== delta ==
// ALU
module ALU (
    input Clk,
    input Reset,
    input [7:0] operand_A, operand_B,
    input [3:0] Sel,
    output [7:0] Out,
    output [3:0] Flag);
make LEC_CHECK=0 ABC_AREA=1 CAP_MARGIN=20 CORE_MARGIN=2 CORE_UTILIZATION=72 CTS_CLUSTER_DIAMETER=400 CTS_CLUSTER_SIZE=98 SLEW_MARGIN=20 finish   # period 6.35 ns
run.sh (not shown) runs the stock make flow with config.mk's settings and CLKGATE_MAP_FILE=.
delta did not finish: a tool error stopped it during 5_1_grt.
What maple does differently from delta at the input level:
Settings: a change of CTS_CLUSTER_SIZE from 98 to 99; a deleted CTS_CLUSTER_DIAMETER that had been 400; a change of the clock period (ns, I/O delays scaled along) from 6.35 to 11.9.
Notes after the runs:
maple: flow complete, layout not clean; failing: negative setup slack. Placed cell count (higher): delta. Total of hold buffers inserted after clock tree synthesis essentially unchanged between delta and maple. For the weighted congestion at the end of routability-driven global placement, maple came in 0.059 higher than delta did. Area fraction in and, or, nand and nor cells after synthesis came out exactly the same in delta and maple. Area of the chip of delta is on par with maple. | synthesized cell count | delta vs maple | ≈ equal |. Going from delta to maple, total setup buffers inserted after CTS -28; number of standard cells reported by yosys shows no meaningful change.
### maple -> amber
Settings: CTS_CLUSTER_SIZE removed (was 99); ABC_AREA removed (was 1); CORE_UTILIZATION changed from 72 to 39; the clock period (ns, I/O delays scaled along) changed from 11.9 to 16.4.
==> results <==
amber completed end to end with timing, DRC and antenna clean.
maple: complete, dirty (negative setup slack)
Non-clock buffer count of amber falls short of that of maple by more than a quarter.
Measured against amber, the area reported by Yosys stat of maple comes out at 1.09 times the reference value.
[compare] base=maple new=amber: number of clock buffer instances in the layout saw a decrease; internal power summed over all cells moved down.
## Diff of input files: cedar against amber
Settings: putting ABC_AREA at 1 where nothing was set; putting CTS_CLUSTER_SIZE at 72 where nothing was set; swapping 39 for 70 in CORE_UTILIZATION; putting CTS_CLUSTER_DIAMETER at 40 where nothing was set; swapping 16.4 for 8.56 in the clock period (ns, I/O delays scaled along).
Notes after the runs:
- cedar | ERROR | 5_1_grt
- The distinct cell type count of the synthesized netlist in cedar is 0.61 times that in amber.
- Comparing amber and cedar, the higher HPWL after detailed placement was measured on cedar.
- Going from amber to cedar, synthesized cell count rose about 34%, initial core utilization went up by 33 points.
- Summary: with amber as the reference, vertical die size in cedar moved down by more than 10%.
- Taking amber as the reference point, the area figure in the yosys stat output of cedar rises by 8.6%.
- Taking amber over cedar, the weighted congestion reported at the end of routability-driven placement ratio works out to 0.884.
- cedar — compound-gate portion of the synthesized area 9.0 points lower, amber as reference
- Diff amber -> cedar | number of cells in the design after placement | up by more than a quarter
- Standard cell core area: amber and cedar compared, lower one is cedar
- Compared with amber, cedar shows a overall die area that is about 40% lower.
For fjord, these inputs were changed with respect to cedar:
Settings: a deleted CTS_CLUSTER_SIZE that had been 72; a deleted CTS_CLUSTER_DIAMETER that had been 40; a change of ABC_AREA from 1 to 0; an added PLACE_DENSITY_LB_ADDON of 0.06; a change of CORE_UTILIZATION from 70 to 68; a change of the clock period (ns, I/O delays scaled along) from 8.56 to 11.4.
Findings:
fjord got as far as 5_1_grt, where a tool error ended the run.
On clock sink count, fjord and cedar are neck and neck.
fjord against cedar: multiplexer share of the synthesized area moved up; synthesized cell count -297; minimum setup slack after placement up 670 ps.
fjord vs. cedar: die span in x went down by 2.6%.
Measured against cedar, the summed standard-cell area reported by yosys of fjord comes out at 0.920 times the reference value.
Summary: with cedar as the reference, global placement routability congestion in fjord moved down slightly.
## Diff of input files: harbor against fjord
Settings: removing PLACE_DENSITY_LB_ADDON (formerly 0.06); removing ABC_AREA (formerly 0); changing CORE_UTILIZATION from 68 to 58; changing the clock period (ns, I/O delays scaled along) from 11.4 to 13.0.
- harbor finished end to end and its layout was clean on timing, DRC and antenna.
- The flow ended early for fjord: it failed with a tool error in 5_1_grt.
- The lower die width of fjord and harbor is in fjord.
- Total I/O pin count came out exactly the same in fjord and harbor.
- The higher initial core utilization of fjord and harbor is in fjord.
- [harbor] final HPWL from detailed placement fell about 4% relative to fjord
- The run showing the greater die span in y is harbor.
- Summary of harbor over fjord: placeable core region went up; net count entering floorplan did not really move; chip footprint went up; standard-cell row count went up; cell area after placement went down.
- harbor has post-cts gate resize count below what fjord had.


Starting RTL as in the previous note.
clock: 13.5 ns
lec_check: 0
cap_margin: 10
cell_pad_in_sites_global_placement: 0
core_aspect_ratio: 0.61
core_margin: 10
core_utilization: 40
cts_cluster_diameter: 262
gpl_routability_driven: 1
min_routing_layer: met2
place_density: 0.56
setup_slack_margin: -0.73
slew_margin: 40
The first run finished but fails on setup timing.
Change:
Settings changed: CAP_MARGIN 10 to 0, CELL_PAD_IN_SITES_GLOBAL_PLACEMENT 0 to unset, CORE_ASPECT_RATIO 0.61 to 0.5, CORE_MARGIN 10 to 7, CORE_UTILIZATION 40 to 61, CTS_CLUSTER_DIAMETER 262 to unset, GPL_ROUTABILITY_DRIVEN 1 to unset, MIN_ROUTING_LAYER met2 to unset, PLACE_DENSITY 0.56 to unset, SETUP_SLACK_MARGIN -0.73 to unset, SLEW_MARGIN 40 to 20, TNS_END_PERCENT set to 25.
Result: The changed run completed without violations; global-route usage goes down by 6.1 points; fmax goes up by a few percent; setup slack is better by 0.48 ns; core utilization increases by 26 points; first-iteration DRC count shrinks by well over a third.
Change:
Settings changed: CAP_MARGIN 0 to 20, CORE_ASPECT_RATIO 0.5 to unset, CORE_MARGIN 7 to 2, CORE_UTILIZATION 61 to 66, CTS_CLUSTER_DIAMETER set to 40, TNS_END_PERCENT 25 to unset.
Clock period 13.5 ns to 8.56 ns, I/O delays scaled along.
What happened: With this change the flow stopped in global routing on GRT-0232. Die area falls by a quarter to a third. Area after synthesis stays the same. Synthesized cell count stays the same.


ALU again, from the RTL that the note above started with.
make LEC_CHECK=0 CAP_MARGIN=10 CELL_PAD_IN_SITES_GLOBAL_PLACEMENT=0 CORE_MARGIN=2 CORE_UTILIZATION=42 MIN_ROUTING_LAYER=met2 PLACE_DENSITY=0.56 SETUP_SLACK_MARGIN=-0.73 SLEW_MARGIN=40 finish   # period 13.5 ns
The starting point finished but fails on DRC, setup timing.
==> next run, changes <==
CAP_MARGIN = 20   (was 10)
CELL_PAD_IN_SITES_GLOBAL_PLACEMENT = 2   (was 0)
CORE_UTILIZATION = 40   (was 42)
PLACE_DENSITY = unset   (was 0.56)
SETUP_SLACK_MARGIN = unset   (was -0.73)
SLEW_MARGIN = 20   (was 40)
clock period = 15.4 ns   (was 13.5 ns; I/O delays follow)
The changed run produced a clean layout.
Wire length came out higher by 4.4%.
Hold slack gets better by 0.026 ns.
Synthesized area does not change.
Die area rose by 4.8%.
==> next run, changes <==
CELL_PAD_IN_SITES_GLOBAL_PLACEMENT = unset   (was 2)
CORE_ASPECT_RATIO = 0.5   (was unset)
MIN_ROUTING_LAYER = unset   (was met2)
TNS_END_PERCENT = 40   (was unset)
clock period = 13.5 ns   (was 15.4 ns; I/O delays follow)
What happened:
- sequential share of layout area fell by 0.24 points
- clock-buffer cell count stays the same
- wire length fell by 17%
- cell area rose by 6.3%
- critical path depth stays the same
- synthesized cell count does not change
- non-clock buffer count rose by 44
- core utilization rose by 2.2 points
==> next run, changes <==
CORE_ASPECT_RATIO = unset   (was 0.5)
CORE_MARGIN = 10   (was 2)
SETUP_SLACK_MARGIN = -1.22   (was unset)
TNS_END_PERCENT = 25   (was 40)
Result: With this change the flow finished but failed the layout checks on setup timing. Setup slack loses 0.67 ns. Global-route usage fell by 6.1 points. Core utilization is lower by 0.60 points. Synthesized area is unchanged. Worst hold slack got worse by 0.0035 ns.


Setup of quartz:
ALU again, from the RTL that the note above started with.
clock: 17.0 ns
lec_check: 0
cap_margin: 10
core_aspect_ratio: 0.5
core_margin: 2
core_utilization: 30
gpl_timing_driven: 1
hold_slack_margin: 0.14
max_routing_layer: met5
place_density: 0.89
setup_slack_margin: -0.9
slew_margin: 20
tns_end_percent: 20
> inputs changed (quartz -> pepper)
# quartz
export LEC_CHECK = 0
export CAP_MARGIN = 10
export CORE_ASPECT_RATIO = 0.5
export CORE_MARGIN = 2
export CORE_UTILIZATION = 30
export GPL_TIMING_DRIVEN = 1
export HOLD_SLACK_MARGIN = 0.14
export MAX_ROUTING_LAYER = met5
export PLACE_DENSITY = 0.89
export SETUP_SLACK_MARGIN = -0.9
export SLEW_MARGIN = 20
export TNS_END_PERCENT = 20
create_clock -name core_clock -period 17.0 [get_ports {Clk}]
# pepper
export LEC_CHECK = 0
export CAP_MARGIN = 10
export CELL_PAD_IN_SITES_GLOBAL_PLACEMENT = 2
export CORE_MARGIN = 2
export CORE_UTILIZATION = 30
export CTS_CLUSTER_SIZE = 82
export GPL_ROUTABILITY_DRIVEN = 0
export GPL_TIMING_DRIVEN = 0
export MAX_ROUTING_LAYER = met4
export PLACE_DENSITY = 0.65
export SETUP_SLACK_MARGIN = 4.75
export SLEW_MARGIN = 20
export TNS_END_PERCENT = 20
create_clock -name core_clock -period 17.0 [get_ports {Clk}]
==> results <==
- Between pepper and quartz, global routing met1 resource utilization is lower for quartz, pepper comes in above that.
- Going from quartz to pepper, global-route usage grows by 4.5 points.
- Synthesized cell count: pepper vs quartz identical
- On area added between synthesis and finish: pepper sits above quartz.
- Compared with quartz, pepper shows number of setup buffers added after CTS higher by 37.
- When pepper is measured against quartz, its sequential power turns out about 3% lower.
Inputs modified between pepper and indigo:
# pepper
export LEC_CHECK = 0
export CAP_MARGIN = 10
export CELL_PAD_IN_SITES_GLOBAL_PLACEMENT = 2
export CORE_MARGIN = 2
export CORE_UTILIZATION = 30
export CTS_CLUSTER_SIZE = 82
export GPL_ROUTABILITY_DRIVEN = 0
export GPL_TIMING_DRIVEN = 0
export MAX_ROUTING_LAYER = met4
export PLACE_DENSITY = 0.65
export SETUP_SLACK_MARGIN = 4.75
export SLEW_MARGIN = 20
export TNS_END_PERCENT = 20
create_clock -name core_clock -period 17.0 [get_ports {Clk}]
# indigo
export LEC_CHECK = 0
export CAP_MARGIN = 10
export CELL_PAD_IN_SITES_GLOBAL_PLACEMENT = 2
export CORE_MARGIN = 2
export CORE_UTILIZATION = 30
export CTS_CLUSTER_SIZE = 47
export GPL_ROUTABILITY_DRIVEN = 1
export GPL_TIMING_DRIVEN = 0
export MAX_ROUTING_LAYER = met4
export PLACE_DENSITY_LB_ADDON = 0.23
export SETUP_SLACK_MARGIN = 4.75
export SLEW_MARGIN = 25
export TNS_END_PERCENT = 20
create_clock -name core_clock -period 17.0 [get_ports {Clk}]
Notes after the runs:
- Against pepper, indigo comes in about 0.9% lower on combinational power.
- indigo ended up with a higher clock tree cell share of total cell area than pepper did.
- From pepper to indigo the numbers moved as follows: total of plain and repair buffers excluding clock buffers moved down, total power per unit cell area moved up.
- Comparing indigo against pepper, there is no change at all in depth of the worst register-to-register path.
- Higher maximum fanout encountered on the critical timing path among indigo and pepper: indigo
- indigo vs pepper: worst supply voltage drop on vdd down by more than half
- Post-layout total power deteriorates in indigo relative to pepper.
- Reported for indigo and pepper, count of flip-flops with a built-in enable after synthesis turned out identical to the last digit.
- Comparing indigo and pepper, the higher tightest slew margin relative to the limit was measured on indigo.
- The final reports for indigo and pepper show share of the cycle needed by the critical path after routing lower in the former.
diff inputs: indigo => violet
# indigo
export LEC_CHECK = 0
export CAP_MARGIN = 10
export CELL_PAD_IN_SITES_GLOBAL_PLACEMENT = 2
export CORE_MARGIN = 2
export CORE_UTILIZATION = 30
export CTS_CLUSTER_SIZE = 47
export GPL_ROUTABILITY_DRIVEN = 1
export GPL_TIMING_DRIVEN = 0
export MAX_ROUTING_LAYER = met4
export PLACE_DENSITY_LB_ADDON = 0.23
export SETUP_SLACK_MARGIN = 4.75
export SLEW_MARGIN = 25
export TNS_END_PERCENT = 20
create_clock -name core_clock -period 17.0 [get_ports {Clk}]
# violet
export LEC_CHECK = 0
export ABC_AREA = 1
export CAP_MARGIN = 0
export CELL_PAD_IN_SITES_GLOBAL_PLACEMENT = 2
export CORE_MARGIN = 2
export CORE_UTILIZATION = 30
export CTS_CLUSTER_SIZE = 47
export GPL_ROUTABILITY_DRIVEN = 1
export GPL_TIMING_DRIVEN = 0
export MAX_ROUTING_LAYER = met4
export PLACE_DENSITY_LB_ADDON = 0.23
export SETUP_SLACK_MARGIN = 4.75
export SLEW_MARGIN = 25
export TNS_END_PERCENT = 20
create_clock -name core_clock -period 17.0 [get_ports {Clk}]
==> results <==
Re tapcell count: indigo was lower than violet.
When violet is set beside indigo, its number of instances in the synthesized netlist turns out to be 34% larger.
Relative to indigo, global-route track usage on met1 decreased by 0.30 points in violet.
Relative to indigo, the sequential power measured on violet has increased by a few percent.
No activity file was given, so power comes from the tool's default toggle rates.
